v1:
// router_top
module router_top(input clock, resetn, read_enb_0, read_enb_1, read_enb_2, pkt_valid,
                  input [7:0] data_in, output [7:0] data_out_0, data_out_1, data_out_2,
                  output valid_out_0, valid_out_1, valid_out_2, error, busy);
wire parity_done,detect_add;
wire ld_state, laf_state, full_state, write_enb_reg, rst_int_reg, lfd_state;
wire [2:0] fifo_empty, full,w_enb, write_enb, soft_reset_temp;
wire fifo_full,low_pkt_valid,soft_reset_0,soft_reset_1,soft_reset_2;
wire [7:0] dout;
wire read_enb_temp[2:0];
wire [7:0] data_out_temp[2:0];
assign soft_reset_temp[0] = soft_reset_0;
assign soft_reset_temp[1] = soft_reset_1;
assign soft_reset_temp[2] = soft_reset_2;
assign read_enb_temp[0] = read_enb_0;
assign read_enb_temp[1] = read_enb_1;
assign read_enb_temp[2] = read_enb_2;
assign data_out_0 = data_out_temp[0];
assign data_out_1 = data_out_temp[1];
assign data_out_2 = data_out_temp[2];
router_fsm dut1(.clock(clock),
                .resetn(resetn),
                .pkt_valid(pkt_valid),
                .parity_done(parity_done),
                .soft_reset_0(soft_reset_0),
                .soft_reset_1(soft_reset_1),
                .soft_reset_2(soft_reset_2),
                .fifo_full(fifo_full),
                .low_pkt_valid(low_pkt_valid),
                .fifo_empty_0(fifo_empty[0]),
                .fifo_empty_1(fifo_empty[1]),
                .fifo_empty_2(fifo_empty[2]),
                .data_in(data_in[1:0]),
                .busy(busy),
                .detect_add(detect_add),
                .ld_state(ld_state),
                .laf_state(laf_state),
                .full_state(full_state),
                .write_enb_reg(write_enb_reg),
                .rst_int_reg(rst_int_reg),
                .lfd_state(lfd_state));
router_reg dut2(.clock(clock),
  ...
Size in the first run: about 34000 um2 of cells after synthesis.
clock: 2.22 ns
lec_check: 0
cap_margin: 25
cell_pad_in_sites_global_placement: 1
core_margin: 2
core_utilization: 40
cts_cluster_diameter: 174
gpl_routability_driven: 1
place_density_lb_addon: 0.3
slew_margin: 5
run.sh (not shown) runs the stock make flow with config.mk's settings and CLKGATE_MAP_FILE=.
v1 ran in full, but the layout does not pass; the checks complain about negative setup slack.
[inputs] v13 vs v1
- PLACE_DENSITY_LB_ADDON: 0.3 -> unset
- SLEW_MARGIN: 5 -> 20
- CTS_CLUSTER_DIAMETER: 174 -> unset
- SETUP_SLACK_MARGIN: unset -> -0.16
- CORE_UTILIZATION: 40 -> 70
- CELL_PAD_IN_SITES_GLOBAL_PLACEMENT: 1 -> unset
- GPL_ROUTABILITY_DRIVEN: 1 -> unset
- CAP_MARGIN: 25 -> 20
- the clock period (ns, I/O delays scaled along): 2.22 -> 2.08
### Flow results
Final checks on v13, whose flow otherwise completed, came back failing, citing negative setup slack. Looking only at cell-internal power, and setting everything else aside, the higher value of v1 and v13 goes to v13. On final cell area excluding filler cells, v13 does better than v1. Comparing the two runs side by side, v13 comes out behind v1 on minimum setup slack among reg-to-reg paths. The transition time at the pin with the least slew margin in v13 sits 0.13 ns below the value recorded for v1. From v1 to v13 the numbers moved as follows: iteration tally of the first detailed-router pass decreased 2; clock buffer and inverter area fraction after layout decreased 0.44 points; number of global-route vias before repair increased 3.5%. v13 and v1 ended up with roughly the same clock input transition at the sequential cells of the worst setup and hold paths. Taking v1 as the reference, in v13 routed length on met2 now larger, non-clock buffer count now smaller.
Edits applied to the flow inputs when going from v13 to v24:
- changing SETUP_SLACK_MARGIN from -0.16 to -0.2
- changing CORE_UTILIZATION from 70 to 72
- setting CTS_CLUSTER_SIZE to 14 for the first time
Notes after the runs:
Layout checks on v24: not met. Flow itself completed; violations: negative setup slack. Going from v13 to v24, critical path depth rose 8, portion of the clock cycle consumed by the worst path in the final layout rose 17 points, number of antenna violations at the first check in global routing rose 4. The number of cells upsized or downsized after cts in v24 was higher than what v13 gave.
Modified inputs, v54 compared to v24
- putting PLACE_DENSITY_LB_ADDON at 0.0 where nothing was set
- swapping 14 for 69 in CTS_CLUSTER_SIZE
- swapping -0.2 for -0.16 in SETUP_SLACK_MARGIN
Notes after the runs:
FAIL for each of v54 and v24. | v54 | all stages done | FAIL | negative setup slack |. Between v54 and v24, the switching power share of the total is higher for v54. Compared v24 against v54; sequential cell area within noise. Cmp v54 and v24 / final-layout clock buffer total / higher: v54. v54 gives more net switching power figure than v24 did.

---

## v47
router_top again, from the RTL that the note above started with.
// router_top
module router_top(input clock, resetn, read_enb_0, read_enb_1, read_enb_2, pkt_valid,
                  input [7:0] data_in, output [7:0] data_out_0, data_out_1, data_out_2,
                  output valid_out_0, valid_out_1, valid_out_2, error, busy);
make LEC_CHECK=0 ABC_AREA=0 CAP_MARGIN=20 CORE_MARGIN=2 CORE_UTILIZATION=68 CTS_CLUSTER_DIAMETER=378 GPL_TIMING_DRIVEN=1 HOLD_SLACK_MARGIN=0.19 MAX_ROUTING_LAYER=met4 MIN_ROUTING_LAYER=met1 PLACE_DENSITY_LB_ADDON=0.12 SETUP_SLACK_MARGIN=0.25 SLEW_MARGIN=20 TNS_END_PERCENT=5 finish   # period 2.35 ns
What the final checks of v47 revealed, after a flow that finished every stage, was a layout that fails on setup timing.
diff inputs: v47 => v42
Settings: a deleted TNS_END_PERCENT that had been 5; a deleted PLACE_DENSITY_LB_ADDON that had been 0.12; a deleted CTS_CLUSTER_DIAMETER that had been 378; a deleted MAX_ROUTING_LAYER that had been met4; a change of CORE_UTILIZATION from 68 to 40; a deleted MIN_ROUTING_LAYER that had been met1; a deleted SETUP_SLACK_MARGIN that had been 0.25; a deleted GPL_TIMING_DRIVEN that had been 1; a deleted HOLD_SLACK_MARGIN that had been 0.19; a deleted ABC_AREA that had been 0; a change of the clock period (ns, I/O delays scaled along) from 2.35 to 3.75.
--- outcome ---
- v42 reached the final stage; the timing, design-rule and antenna checks on its layout passed.
- Highest-delay cell along the critical path = sky130_fd_sc_hd__or4_1: v42; highest-delay cell along the critical path = sky130_fd_sc_hd__edfxtp_1: v47
- Summary of v42 over v47: layout clock buffer count grew by about 6.5%, clock skew saw little to no change.
- Looking at number of rows in the core area across v47 and v42, the one that comes out lower is v47.
Inputs modified between v42 and v53:
Settings: PLACE_DENSITY_LB_ADDON newly set to 0.0; CORE_UTILIZATION changed from 40 to 72; SETUP_SLACK_MARGIN newly set to 0.86; the clock period (ns, I/O delays scaled along) changed from 3.75 to 2.98.
Setup slack in v53 is 0.053 ns lower than in v42. v42 reports its critical path launch point as fifo[2].f.status_count[0]$_SDFFE_PP0P_ while v53 reports fifo[2].f.status_count[1]$_SDFFE_PP0P_. According to the power report, total power for v53 is higher than for v42. Min worst hold slack across v53 and v42: v42. Clock tree buffer count of the final layout is higher on v42. Of v53 and v42, v53 shows the lower total number of placement rows, with v42 above it.

---

Starting RTL as in the previous note.
// router_top
module router_top(input clock, resetn, read_enb_0, read_enb_1, read_enb_2, pkt_valid,
                  input [7:0] data_in, output [7:0] data_out_0, data_out_1, data_out_2,
                  output valid_out_0, valid_out_1, valid_out_2, error, busy);
clock: 2.66 ns
lec_check: 0
abc_area: 1
cap_margin: 20
core_margin: 2
core_utilization: 55
cts_cluster_diameter: 255
hold_slack_margin: 0.29
slew_margin: 20
tns_end_percent: 5
The starting point produced a clean layout.
Rerun with:
- ABC_AREA: 1 -> not set
- CTS_CLUSTER_DIAMETER: 255 -> not set
- clock period: 2.66 -> 5.0 ns (I/O delays scaled with it)
Result: Via count went down by 26%. Routed wire length came out lower by 16%. Non-clock buffer count drops by 162. Setup slack improves by 1.3 ns.
Rerun with:
- CORE_UTILIZATION: 55 -> 72
- CTS_CLUSTER_SIZE: not set -> 14
- HOLD_SLACK_MARGIN: 0.29 -> not set
- SETUP_SLACK_MARGIN: not set -> -0.21
- TNS_END_PERCENT: 5 -> not set
- clock period: 5.0 -> 2.08 ns (I/O delays scaled with it)
The changed run ran to the end with violations: negative setup slack.
Sequential cell count stays the same.
Core utilization climbs by 26 points.
Synthesized area is unchanged.
Rerun with:
- CORE_UTILIZATION: 72 -> 16
- CTS_CLUSTER_SIZE: 14 -> not set
- SETUP_SLACK_MARGIN: -0.21 -> not set
- clock period: 2.08 -> 3.75 ns (I/O delays scaled with it)
The changed run completed without violations.
Synthesized cell count is unchanged.
Sequential cell count does not change.
Register-to-register slack gets better by 1.2 ns.
Power shrinks by well over a third.
Global-route usage fell by 30 points.
Synthesized area is unchanged.
Core utilization falls by 69 points.
Via count went down by about a fifth.
Design area goes down slightly.
Clock-buffer cell count is higher by 6.
Final cell count goes up by well over a third.
Rerun with:
- CORE_UTILIZATION: 16 -> 24
- clock period: 3.75 -> 5.8 ns (I/O delays scaled with it)
Clock-buffer cell count drops by 7.
Clock power drops by 41%.
Register-to-register slack improves by 1.5 ns.
Non-clock buffer count drops by 68.
Rerun with:
- CORE_ASPECT_RATIO: not set -> 0.5
- CORE_UTILIZATION: 24 -> 62
- PLACE_DENSITY_LB_ADDON: not set -> 0.0
- TNS_END_PERCENT: not set -> 10
- clock period: 5.8 -> 3.49 ns (I/O delays scaled with it)
- The new run completed without violations
- total power is higher by 58%
- hold slack stays flat
- die size is lower by about 60%
- via count is higher by 1.0%
- global-route usage is higher by 15 points
- clock power is higher by 45%
- design area is lower by 3.0%
- worst setup slack loses 1.2 ns
- utilization is higher by 43 points
- synthesized cell count is unchanged

---

Setup of run A:
Starting RTL as in the previous note.
Settings: LEC_CHECK=0, CAP_MARGIN=20, CORE_MARGIN=2, CORE_UTILIZATION=72, CTS_CLUSTER_DIAMETER=394, CTS_CLUSTER_SIZE=15, PLACE_DENSITY_LB_ADDON=0.04, SETUP_SLACK_MARGIN=-0.21, SLEW_MARGIN=40; clock period 2.16 ns.
Nothing crashed in run A and all stages finished; the problem is that the final layout failed, the offending checks being setup timing.
The inputs of run B differ from those of run A as listed below.
- a deleted CTS_CLUSTER_SIZE that had been 15
- a change of SETUP_SLACK_MARGIN from -0.21 to 0.55
- a change of SLEW_MARGIN from 40 to 20
- a change of CORE_UTILIZATION from 72 to 70
- a deleted CTS_CLUSTER_DIAMETER that had been 394
- a deleted PLACE_DENSITY_LB_ADDON that had been 0.04
- a change of the clock period (ns, I/O delays scaled along) from 2.16 to 2.08
### Flow results
| run B | all stages done | FAIL | setup timing |. Initial antenna violation count for run B is higher than for run A. The path category of the worst min-delay check comes out flop to flop in one run and primary input to flop in the other, namely in run B and run A respectively. Met3 capacity usage during global routing delta for run B relative to run A: 2.6 points higher. Per the comparison of run B with run A, final total power rose by about 28%; upper clock frequency limit went down; cell area climbed 13%. Going from run A to run B, antenna cell count now sits higher; power consumed by sequential cells higher; combinational share of power went up by 6.4 points; area used by multi-input combinational logic picked up an extra 18%.
The inputs of run C differ from those of run B as listed below.
- PLACE_DENSITY newly set to 0.37
- SETUP_SLACK_MARGIN changed from 0.55 to -0.16
- CORE_UTILIZATION changed from 70 to 72
==> results <==
Run C -> stages 100% | layout checks FAIL | setup timing. Looking at number of antenna violations at the first check in global routing, run C sits 3 below run B. Run C vs. run B: wire length lower, final core utilization lower, aggregate negative setup slack higher, area added between synthesis and finish lower. Summary of run C over run B: number of multi-input combinational cells in the layout fell about 0.47%; die area fell about 2.7%; final cycle utilization of the critical path fell 12 points; maximum ir drop on the vdd rail fell 0.21 mV. The run showing the greater worst setup slack after layout is run C.
### run C -> run D
- PLACE_DENSITY no longer set, was 0.37
- SETUP_SLACK_MARGIN now 0.55, was -0.16
- CTS_CLUSTER_SIZE now 22, previously not set
- GPL_ROUTABILITY_DRIVEN now 0, previously not set
- CORE_UTILIZATION now 70, was 72
- CELL_PAD_IN_SITES_GLOBAL_PLACEMENT now 0, previously not set
- SLEW_MARGIN now 40, was 20
- CTS_CLUSTER_DIAMETER now 393, previously not set
- CELL_PAD_IN_SITES_DETAIL_PLACEMENT now 0, previously not set
==> results <==
- [run D] flow finished | final checks: failed | reasons: setup timing
- In run D, proportion of cell area occupied by multi-input gates is higher than in run C.
- Changes observed in run D relative to run C: global router's overall resource usage now smaller, number of gates given a new drive strength after cts went up.

---

Starting RTL as in the previous note.
clock: 5.75 ns
lec_check: 0
cap_margin: 20
cell_pad_in_sites_detail_placement: 2
core_aspect_ratio: 1.35
core_margin: 2
core_utilization: 72
cts_cluster_size: 21
gpl_timing_driven: 0
max_routing_layer: met4
min_routing_layer: met2
place_density_lb_addon: 0.12
setup_slack_margin: -0.15
slew_margin: 20
The starting point aborted during detailed placement.
==> next run, changes <==
CELL_PAD_IN_SITES_DETAIL_PLACEMENT = unset   (was 2)
CORE_ASPECT_RATIO = unset   (was 1.35)
CORE_UTILIZATION = 55   (was 72)
CTS_CLUSTER_SIZE = unset   (was 21)
GPL_TIMING_DRIVEN = unset   (was 0)
MAX_ROUTING_LAYER = unset   (was met4)
MIN_ROUTING_LAYER = unset   (was met2)
PLACE_DENSITY_LB_ADDON = 0.0   (was 0.12)
SETUP_SLACK_MARGIN = unset   (was -0.15)
clock period = 3.49 ns   (was 5.75 ns; I/O delays follow)
After rerunning: This time the run finished with timing, DRC and antenna clean; die size is higher by 30%; synthesized cell count stays the same; area after synthesis does not change.

---

router_top again, from the RTL that the note above started with.
## router_top
module router_top(input clock, resetn, read_enb_0, read_enb_1, read_enb_2, pkt_valid,
                  input [7:0] data_in, output [7:0] data_out_0, data_out_1, data_out_2,
                  output valid_out_0, valid_out_1, valid_out_2, error, busy);
wire parity_done,detect_add;
wire ld_state, laf_state, full_state, write_enb_reg, rst_int_reg, lfd_state;
wire [2:0] fifo_empty, full,w_enb, write_enb, soft_reset_temp;
wire fifo_full,low_pkt_valid,soft_reset_0,soft_reset_1,soft_reset_2;
wire [7:0] dout;
wire read_enb_temp[2:0];
wire [7:0] data_out_temp[2:0];
assign soft_reset_temp[0] = soft_reset_0;
assign soft_reset_temp[1] = soft_reset_1;
assign soft_reset_temp[2] = soft_reset_2;
assign read_enb_temp[0] = read_enb_0;
assign read_enb_temp[1] = read_enb_1;
assign read_enb_temp[2] = read_enb_2;
assign data_out_0 = data_out_temp[0];
assign data_out_1 = data_out_temp[1];
assign data_out_2 = data_out_temp[2];
router_fsm dut1(.clock(clock),
                .resetn(resetn),
                .pkt_valid(pkt_valid),
                .parity_done(parity_done),
                .soft_reset_0(soft_reset_0),
                .soft_reset_1(soft_reset_1),
                .soft_reset_2(soft_reset_2),
                .fifo_full(fifo_full),
                .low_pkt_valid(low_pkt_valid),
                .fifo_empty_0(fifo_empty[0]),
                .fifo_empty_1(fifo_empty[1]),
                .fifo_empty_2(fifo_empty[2]),
                .data_in(data_in[1:0]),
                .busy(busy),
                .detect_add(detect_add),
                .ld_state(ld_state),
                .laf_state(laf_state),
                .full_state(full_state),
  ...
export LEC_CHECK = 0
export CAP_MARGIN = 5
export CELL_PAD_IN_SITES_GLOBAL_PLACEMENT = 1
export CORE_MARGIN = 2
export CORE_UTILIZATION = 40
export PLACE_DENSITY_LB_ADDON = 0.3
export SLEW_MARGIN = 20
create_clock -name core_clock -period 2.22 [get_ports {clock}]
The baseline ran to the end with violations: negative setup slack.
Rerun with:
Settings changed: CAP_MARGIN 5 to 20, CELL_PAD_IN_SITES_GLOBAL_PLACEMENT 1 to not set, CORE_UTILIZATION 40 to 72, PLACE_DENSITY_LB_ADDON 0.3 to not set, SETUP_SLACK_MARGIN set to -0.16.
Clock period 2.22 ns to 2.08 ns, I/O delays scaled along.
The changed run finished but fails on negative setup slack.
Power rose by about 10%.
Utilization went up by 39 points.
Non-clock buffer count rises by 2.
Final cell count goes down by 15%.
Routed wire length came out higher by about 30%.
Clock skew is higher by 0.0068 ns.
Sequential share of layout area goes up by 0.99 points.
Die area goes down by 44%.
Global-route usage went up by 22 points.

---

== north ==
Starting RTL as in the previous note.
export LEC_CHECK = 0
export ABC_AREA = 1
export CAP_MARGIN = 20
export CORE_MARGIN = 2
export CORE_UTILIZATION = 55
export CTS_CLUSTER_DIAMETER = 231
export HOLD_SLACK_MARGIN = 0.29
export SETUP_SLACK_MARGIN = -0.27
export SLEW_MARGIN = 20
export TNS_END_PERCENT = 5
create_clock -name core_clock -period 3.4 [get_ports {clock}]
Edits applied to the flow inputs when going from north to south:
- setting CTS_CLUSTER_SIZE to 76 for the first time
- removing HOLD_SLACK_MARGIN (formerly 0.29)
- changing CORE_UTILIZATION from 55 to 72
- setting PLACE_DENSITY_LB_ADDON to 0.07 for the first time
- removing CTS_CLUSTER_DIAMETER (formerly 231)
- changing SETUP_SLACK_MARGIN from -0.27 to -0.16
- removing TNS_END_PERCENT (formerly 5)
- changing the clock period (ns, I/O delays scaled along) from 3.4 to 2.08
[summary]
south completed end to end; final checks failed (setup timing).
Looking at final sum of negative setup slack, south sits 1.32 ns lower than north does.
Between north and south, total power increased.
For via count of the routed design, dividing the value from north by the value from south gives 0.933.
On south: growth of design area from synthesis to finish is 4.1 points higher than what north gave.
In south, power per cell area is higher than in north.
No activity file was given, so power comes from the tool's default toggle rates.
